Design pipeline, start of the top module:
module pipeline(
  clk,
  resetn,
  o_instr_req_addr,
  o_instr_req_en,
  i_instr_res_data,
  o_mem_req_addr,
  o_mem_req_wr_data,
  o_mem_req_wr_en,
  o_mem_req_count,
  i_mem_res_rd_data,
  i_mem_res_code
);
clock: 5.56 ns
lec_check: 0
cap_margin: 20
core_margin: 2
core_utilization: 65
cts_cluster_size: 41
setup_slack_margin: -0.39
slew_margin: 20
run.sh (not shown) runs the stock make flow with config.mk's settings and CLKGATE_MAP_FILE=.
The starting point ran to the end with violations: setup timing.
Edit:
Settings changed: CORE_UTILIZATION 65 to 40, CTS_CLUSTER_SIZE 41 to unset, SETUP_SLACK_MARGIN -0.39 to unset.
Clock period 5.56 ns to 17.3 ns, I/O delays scaled along.
=> This time the run ran to the end with no violations; setup slack gains 6300 ps; sequential power shrinks by 68%; design area is lower by 4.6%; non-clock buffer count went down by 615; synthesized cell count stays the same; register-to-register slack gains 9000 ps; wire length goes down by 1.0%; hold slack barely changes; utilization went down by 32 points.
Edit:
Settings changed: CELL_PAD_IN_SITES_GLOBAL_PLACEMENT set to 1, CORE_ASPECT_RATIO set to 1.07, CORE_UTILIZATION 40 to 26, CTS_CLUSTER_SIZE set to 12, MAX_ROUTING_LAYER set to met5, PLACE_DENSITY set to 0.54, SETUP_SLACK_MARGIN set to 0.37, SLEW_MARGIN 20 to 15.
Clock period 17.3 ns to 6.76 ns, I/O delays scaled along.
=> The changed run produced a layout that fails on setup timing. Critical path depth rises by 7. Area after synthesis is unchanged. Power came out higher to 2.7 times its value. Count of clock-buffer cells in the layout came out higher by 27. Core utilization falls by 14 points. Final cell count rises by 16%. Setup slack is worse by 5600 ps. Die size came out higher by 53%. Via count decreases by 0.75%.
Edit:
Settings changed: ABC_AREA set to 0, CAP_MARGIN 20 to 5, CORE_ASPECT_RATIO 1.07 to unset, CORE_UTILIZATION 26 to 65, CTS_CLUSTER_SIZE 12 to 52, HOLD_SLACK_MARGIN set to -0.1, MAX_ROUTING_LAYER met5 to unset, PLACE_DENSITY 0.54 to unset, SETUP_SLACK_MARGIN 0.37 to 1.0, SLEW_MARGIN 15 to 30.
Clock period 6.76 ns to 5.78 ns, I/O delays scaled along.
Outcome:
- The changed run finished with setup timing left
- die size went down by 60%
- worst setup slack degrades by 560 ps
- design area hardly moves
- flip-flop count does not change
- via count climbs by 7.7%
- core utilization increases by 47 points
- total power is higher by 13%
- worst hold slack improved by 33 ps
Edit:
Settings changed: ABC_AREA 0 to unset, CAP_MARGIN 5 to 20, CELL_PAD_IN_SITES_GLOBAL_PLACEMENT 1 to unset, CORE_UTILIZATION 65 to 70, CTS_CLUSTER_SIZE 52 to 47, HOLD_SLACK_MARGIN -0.1 to 0.29, PLACE_DENSITY_LB_ADDON set to 0.0, SETUP_SLACK_MARGIN 1.0 to 0.77, SLEW_MARGIN 30 to 20, TNS_END_PERCENT set to 5.
Clock period 5.78 ns to 5.46 ns, I/O delays scaled along.
Outcome: The new run finished but fails on setup timing; clock skew goes down by 6.5 ps; utilization goes up by 5.0 points; clock power goes up by a few percent; worst setup slack degrades by 200 ps; design area goes down slightly; synthesized area does not change; sequential power goes up by a few percent; first-iteration DRC count goes up by well over a third.
Edit:
Settings changed: CORE_UTILIZATION 70 to 40, CTS_CLUSTER_SIZE 47 to unset, HOLD_SLACK_MARGIN 0.29 to unset, PLACE_DENSITY_LB_ADDON 0.0 to unset, SETUP_SLACK_MARGIN 0.77 to unset, TNS_END_PERCENT 5 to unset.
Clock period 5.46 ns to 9.79 ns, I/O delays scaled along.
With this change the flow ran to the end with no violations.
Clock skew goes up by 29 ps.
Final cell count went up by 6.3%.
Non-clock buffer count came out lower by 594.
Total power went down by 46%.
Sequential power fell by 44%.
Worst hold slack barely changes.
Global-route usage came out lower by 23 points.

* * *

Setup of JK:
pipeline again, from the RTL that the note above started with.
==> flow/config.mk <==
export PLATFORM = sky130hd
export DESIGN_NAME = pipeline
export DESIGN_NICKNAME = pipeline
export VERILOG_FILES = /design/flow/design.v
export SDC_FILE = /design/flow/constraint.sdc
export NUM_CORES = 4
export LEC_CHECK = 0
export ABC_AREA = 0
export CAP_MARGIN = 5
export CELL_PAD_IN_SITES_GLOBAL_PLACEMENT = 1
export CORE_MARGIN = 2
export CORE_UTILIZATION = 65
export HOLD_SLACK_MARGIN = -0.1
export SETUP_SLACK_MARGIN = 1.0
export SLEW_MARGIN = 30
==> flow/constraint.sdc <==
create_clock -name core_clock -period 5.79 [get_ports {clk}]
set_input_delay 1.1580 -clock core_clock [delete_from_list [all_inputs] [get_ports {clk}]]
set_output_delay 1.1580 -clock core_clock [all_outputs]
set_load 0.01 [all_outputs]
The flow for JK finished, though final verification flagged setup timing.
Setup changes, JK to MS
- CELL_PAD_IN_SITES_GLOBAL_PLACEMENT now 2, was 1
- PLACE_DENSITY_LB_ADDON now 0.07, previously not set
- ABC_AREA no longer set, was 0
- CAP_MARGIN now 20, was 5
- SETUP_SLACK_MARGIN no longer set, was 1.0
- CORE_UTILIZATION now 40, was 65
- CTS_CLUSTER_SIZE now 34, previously not set
- SLEW_MARGIN now 20, was 30
- HOLD_SLACK_MARGIN no longer set, was -0.1
- the clock period (ns, I/O delays scaled along) now 10.5, was 5.79
==> results <==
- Summary of MS and JK: one run falls short of a clean finish, namely JK.
- The flow for JK finished, though final verification flagged setup timing.
- Summary of MS over JK: cell resize tally after clock tree synthesis lower, core utilization of the finished layout decreased 33 points, flip-flop and latch count after synthesis held steady.
- Comparing MS and JK, logic depth of the worst setup path including buffers is higher on JK.
- When MS is measured against JK, its final total power turns out 12 mW lower.
- Looking at fraction of standard cell area that is sequential across MS and JK, the one that comes out lower is JK.
- MS vs. JK: via count now smaller; share of the clock period used by the worst path shrank by 20 points.
- The clock share of power of MS is higher than that of JK.
- Compared with JK, in MS worst path buffer plus inverter count lost 5; total global-route track usage lost 14 points.
- A worst-path cell with the longest stage delay of o41a_1 is what JK shows, while nor4b_1 belongs to MS.
Input-level comparison between AL and MS:
- swapping 34 for 15 in CTS_CLUSTER_SIZE
- swapping 40 for 72 in CORE_UTILIZATION
- putting PLACE_DENSITY at 0.65 where nothing was set
- putting HOLD_SLACK_MARGIN at -0.09 where nothing was set
- putting SETUP_SLACK_MARGIN at 0.42 where nothing was set
- putting ABC_AREA at 1 where nothing was set
- clearing CELL_PAD_IN_SITES_GLOBAL_PLACEMENT, which used to be 2
- putting CORE_ASPECT_RATIO at 0.92 where nothing was set
- clearing PLACE_DENSITY_LB_ADDON, which used to be 0.07
- swapping 10.5 for 4.02 in the clock period (ns, I/O delays scaled along)
==> results <==
- Run status, AL: aborted in global routing, error ODB-0269
- MS closes out successfully: all stages finished, all timing, DRC and antenna checks passed.
- Relative to MS, initial core utilization has increased by 32 points in AL.
- AL against MS: area fraction in and, or, nand and nor cells decreased 2.6 points; number of instances in the synthesized netlist increased about 20%.
- Compared with MS, AL shows total cells reported by yosys after synthesis that has gone up by more than 10%.
- Die size for AL: about 45% down relative to MS
> inputs changed (AL -> TR)
- changing ABC_AREA from 1 to 0
- setting MAX_ROUTING_LAYER to met4 for the first time
- changing CORE_UTILIZATION from 72 to 49
- changing SLEW_MARGIN from 20 to 30
- removing PLACE_DENSITY (formerly 0.65)
- changing CAP_MARGIN from 20 to 5
- changing CORE_ASPECT_RATIO from 0.92 to 0.6
- setting CELL_PAD_IN_SITES_GLOBAL_PLACEMENT to 1 for the first time
- changing CTS_CLUSTER_SIZE from 15 to 19
- changing SETUP_SLACK_MARGIN from 0.42 to 1.0
- changing HOLD_SLACK_MARGIN from -0.09 to -0.1
- setting CELL_PAD_IN_SITES_DETAIL_PLACEMENT to 2 for the first time
- changing CORE_MARGIN from 2 to 10
- setting PLACE_DENSITY_LB_ADDON to 0.21 for the first time
- changing the clock period (ns, I/O delays scaled along) from 4.02 to 11.5
### Flow results
The log for TR ends in global routing with error ODB-0269, so the run never completed. Synthesized cell count: TR vs AL down 1662. Compared to AL, TR has maximum clock path buffer count 1 higher. Number of distinct standard cells referenced by the synthesized netlist, TR and AL: smaller value in AL. Area fraction in full adders, half adders and majority gates delta (TR -> AL): insignificant. Looking at xor and xnor fraction of the mapped netlist area, TR sits 0.37 points higher than AL does. Horizontal die size, TR and AL: larger value in TR. TR ends up with higher synthesized chip area reported by yosys than AL does. [compare] base=AL new=TR: area after synthesis increased 1.2%, instance count after placement with tap cells included shows a reduction of 1560.
Power is estimated from default activity; no workload was simulated.
